==> umber <==
Design gioco, start of the top module:
module gioco(
	i_ani_stb,														 
	i_clk,															 
	i_rst,															 
	i_animate,														 
	i_dx, 															 
	i_sx,																 
	i_start,															 
	o_x1_pal, o_x2_pal,											 
	o_y1_pal, o_y2_pal,
	o_x1_nav, o_x2_nav,											 
	o_y1_nav, o_y2_nav,
	bri1,bri2,bri3,bri4,bri5,bri6,bri7,bri8,bri9,bri10, 
	ok, ko,															 
	ff_life															 
);
==> flow/config.mk <==
export PLATFORM = sky130hd
export DESIGN_NAME = gioco
export DESIGN_NICKNAME = gioco
export VERILOG_FILES = /design/flow/design.v
export SDC_FILE = /design/flow/constraint.sdc
export NUM_CORES = 4
export LEC_CHECK = 0
export ABC_AREA = 1
export CAP_MARGIN = 35
export CORE_MARGIN = 2
export CORE_UTILIZATION = 72
export CTS_CLUSTER_DIAMETER = 49
export CTS_CLUSTER_SIZE = 73
export MIN_ROUTING_LAYER = met1
export PLACE_DENSITY = 0.64
export SLEW_MARGIN = 20
==> flow/constraint.sdc <==
create_clock -name core_clock -period 16.5 [get_ports {i_clk}]
set_input_delay 3.3000 -clock core_clock [delete_from_list [all_inputs] [get_ports {i_clk}]]
set_output_delay 3.3000 -clock core_clock [all_outputs]
set_load 0.01 [all_outputs]
run.sh (not shown) runs the stock make flow with config.mk's settings and CLKGATE_MAP_FILE=.
==> inputs of fjord, as changes to umber <==
- ABC_AREA: 1 -> unset
- CAP_MARGIN: 35 -> 20
- CORE_UTILIZATION: 72 -> 32
- CTS_CLUSTER_DIAMETER: 49 -> unset
- CTS_CLUSTER_SIZE: 73 -> unset
- MIN_ROUTING_LAYER: met1 -> unset
- PLACE_DENSITY: 0.64 -> unset
==> flow/constraint.sdc (replaced) <==
create_clock -name core_clock -period 21.6 [get_ports {i_clk}]
set_input_delay 4.3200 -clock core_clock [delete_from_list [all_inputs] [get_ports {i_clk}]]
set_output_delay 4.3200 -clock core_clock [all_outputs]
set_load 0.01 [all_outputs]
==> commit_impl_results.txt <==
Refresh implementation metrics

* Post-synthesis share of cell area spent on and, or, nand and nor gates: ~45%
- Hpwl dp: 41900 µm
* Outcome: did not finish
- Terminating stage of the flow: global routing
- The cell-mix breakdown from Yosys lists the compound-gate area share as about 14%.
- Error Message: [ERROR GRT-0232] Routing congestion too high. Check the congestion heatmap in the GUI.
- The share of the Yosys chip area taken by registers is approximately a tenth.
[end of results for umber]
==> commit_impl_results.txt <==
Record implementation results from latest flow run

* Hpwl dp: roughly 45000 µm
* Post-synthesis share of cell area spent on and, or, nand and nor gates: between 30% and 40%
- For reference, compound AND-OR and OR-AND cells occupy about a quarter of the area reported after synthesis.
- Sequential fraction of the synthesis area: between 10 and 15%
- The run finished with no timing, DRC or antenna violations.
[end of results for fjord]

==> job 1888: inputs <==
Starting RTL as in the previous note.
clock: 13.0 ns
lec_check: 0
cap_margin: 20
core_margin: 2
core_utilization: 72
cts_cluster_diameter: 366
place_density: 0.42
slew_margin: 20
tns_end_percent: 10
==> inputs of job 5361, as changes to job 1888 <==
--- a/flow/config.mk
+++ b/flow/config.mk
@@ -9,6 +9,4 @@
 export CORE_MARGIN = 2
 export CORE_UTILIZATION = 72
-export CTS_CLUSTER_DIAMETER = 366
-export PLACE_DENSITY = 0.42
+export MIN_ROUTING_LAYER = met2
 export SLEW_MARGIN = 20
-export TNS_END_PERCENT = 10
==> flow/constraint.sdc (replaced) <==
create_clock -name core_clock -period 24.0 [get_ports {i_clk}]
set_input_delay 4.8000 -clock core_clock [delete_from_list [all_inputs] [get_ports {i_clk}]]
set_output_delay 4.8000 -clock core_clock [all_outputs]
set_load 0.01 [all_outputs]
==> qor summary <==
| quantity | job 5361 | job 1888 |
|---|---|---|
| Post-placement cell area | 14830 sq um | 18180 sq um |
| Number of placed instances, taps included | 2246 | 2644 |
| Post-synth cell types | 107 | 107 |
| Standard cell core area | 18770 sq um | 18770 sq um |
| Area share of xor/xnor cells in the synthesized design | 11.90% | 11.90% |
| Status | stopped before the end | stopped before the end |
| Failing step | global routing | clock tree synthesis |
| Floorplan-stage core utilization | 73.74% | 73.74% |
| Die Y | 142.6 um | 142.6 um |
| Yosys cell count | 2002 | 2002 |
| Synth Area in Compound Gates | 26.43% | 26.43% |
| EDFF count, synth | 0 | 0 |
| Flops after synth | 77 | 77 |
| Cell area after synthesis | 13840 sq um | 13840 sq um |
| Chip area | 20350 sq um | 20350 sq um |
| Worst Setup Slack post-DPL | 3344 ps | -4480 ps |
| Multiplexer area fraction after synthesis | 2.522% | 2.522% |
| Gpl congestion | 1.548 | 1.302 |
| FFs w/ async S/R, synth | 0% | 0% |
| Estimated wirelength of the detail-placed design | 38040 um | 54260 um |
| Number of rows in the core area | 50 | 50 |
| Top Ports | 101 | 101 |

==> inputs of run a <==
gioco again, from the RTL that the note above started with.
==> flow/config.mk <==
export PLATFORM = sky130hd
export DESIGN_NAME = gioco
export DESIGN_NICKNAME = gioco
export VERILOG_FILES = /design/flow/design.v
export SDC_FILE = /design/flow/constraint.sdc
export NUM_CORES = 4
export LEC_CHECK = 0
export ABC_AREA = 1
export CAP_MARGIN = 20
export CORE_MARGIN = 2
export CORE_UTILIZATION = 71
export GPL_ROUTABILITY_DRIVEN = 0
export PLACE_DENSITY_LB_ADDON = 0.02
export SETUP_SLACK_MARGIN = 2.73
export SLEW_MARGIN = 25
export TNS_END_PERCENT = 40
==> flow/constraint.sdc <==
create_clock -name core_clock -period 10.9 [get_ports {i_clk}]
set_input_delay 2.1800 -clock core_clock [delete_from_list [all_inputs] [get_ports {i_clk}]]
set_output_delay 2.1800 -clock core_clock [all_outputs]
set_load 0.01 [all_outputs]
==> run b (differences from run a) <==
Settings changed: ABC_AREA 1 to default, CORE_UTILIZATION 71 to 58, CTS_CLUSTER_DIAMETER from default to 167, CTS_CLUSTER_SIZE from default to 100, GPL_ROUTABILITY_DRIVEN 0 to default, PLACE_DENSITY_LB_ADDON 0.02 to default, SETUP_SLACK_MARGIN 2.73 to default, SLEW_MARGIN 25 to 20, TNS_END_PERCENT 40 to default.
==> flow/constraint.sdc (replaced) <==
create_clock -name core_clock -period 24.0 [get_ports {i_clk}]
set_input_delay 4.8000 -clock core_clock [delete_from_list [all_inputs] [get_ports {i_clk}]]
set_output_delay 4.8000 -clock core_clock [all_outputs]
set_load 0.01 [all_outputs]
==> qor summary <==
metric                                                                   run b                     run a
Outcome                                               timing/DRC/antenna clean    stopped before the end
Failing step                                                                 -              3_5_place_dp
Number of instances in the synthesized netlist                           2,002                     2,613
Std-Cell Rows                                                               56                        52
Synthesized-area fraction occupied by adder cells                        10.2%                     9.56%
Total cells reported by yosys after synthesis                            2,002                     2,613
Cell taking the most area after synthesis             sky130_fd_sc_hd__dfxtp_1  sky130_fd_sc_hd__nand2_1
Top area contributor share                                               11.1%                     15.6%
Net Count, Synth                                                         2,120                     2,731
Cell Type Count                                                            107                        63
Chip Width                                                              158 um                    148 um
Simple-gate share of the synthesized area                                31.0%                     44.6%
Cell area after technology mapping                                  13,800 um2                14,700 um2
MUX area fraction                                                        2.52%                        0%
Per-instance average area after synthesis                             6.91 um2                  5.62 um2
Area of the synthesized netlist per yosys stat                      13,800 um2                14,700 um2
Height of the die                                                       158 um                    148 um
Fraction of the yosys area taken by sequential cells                     11.1%                     10.5%
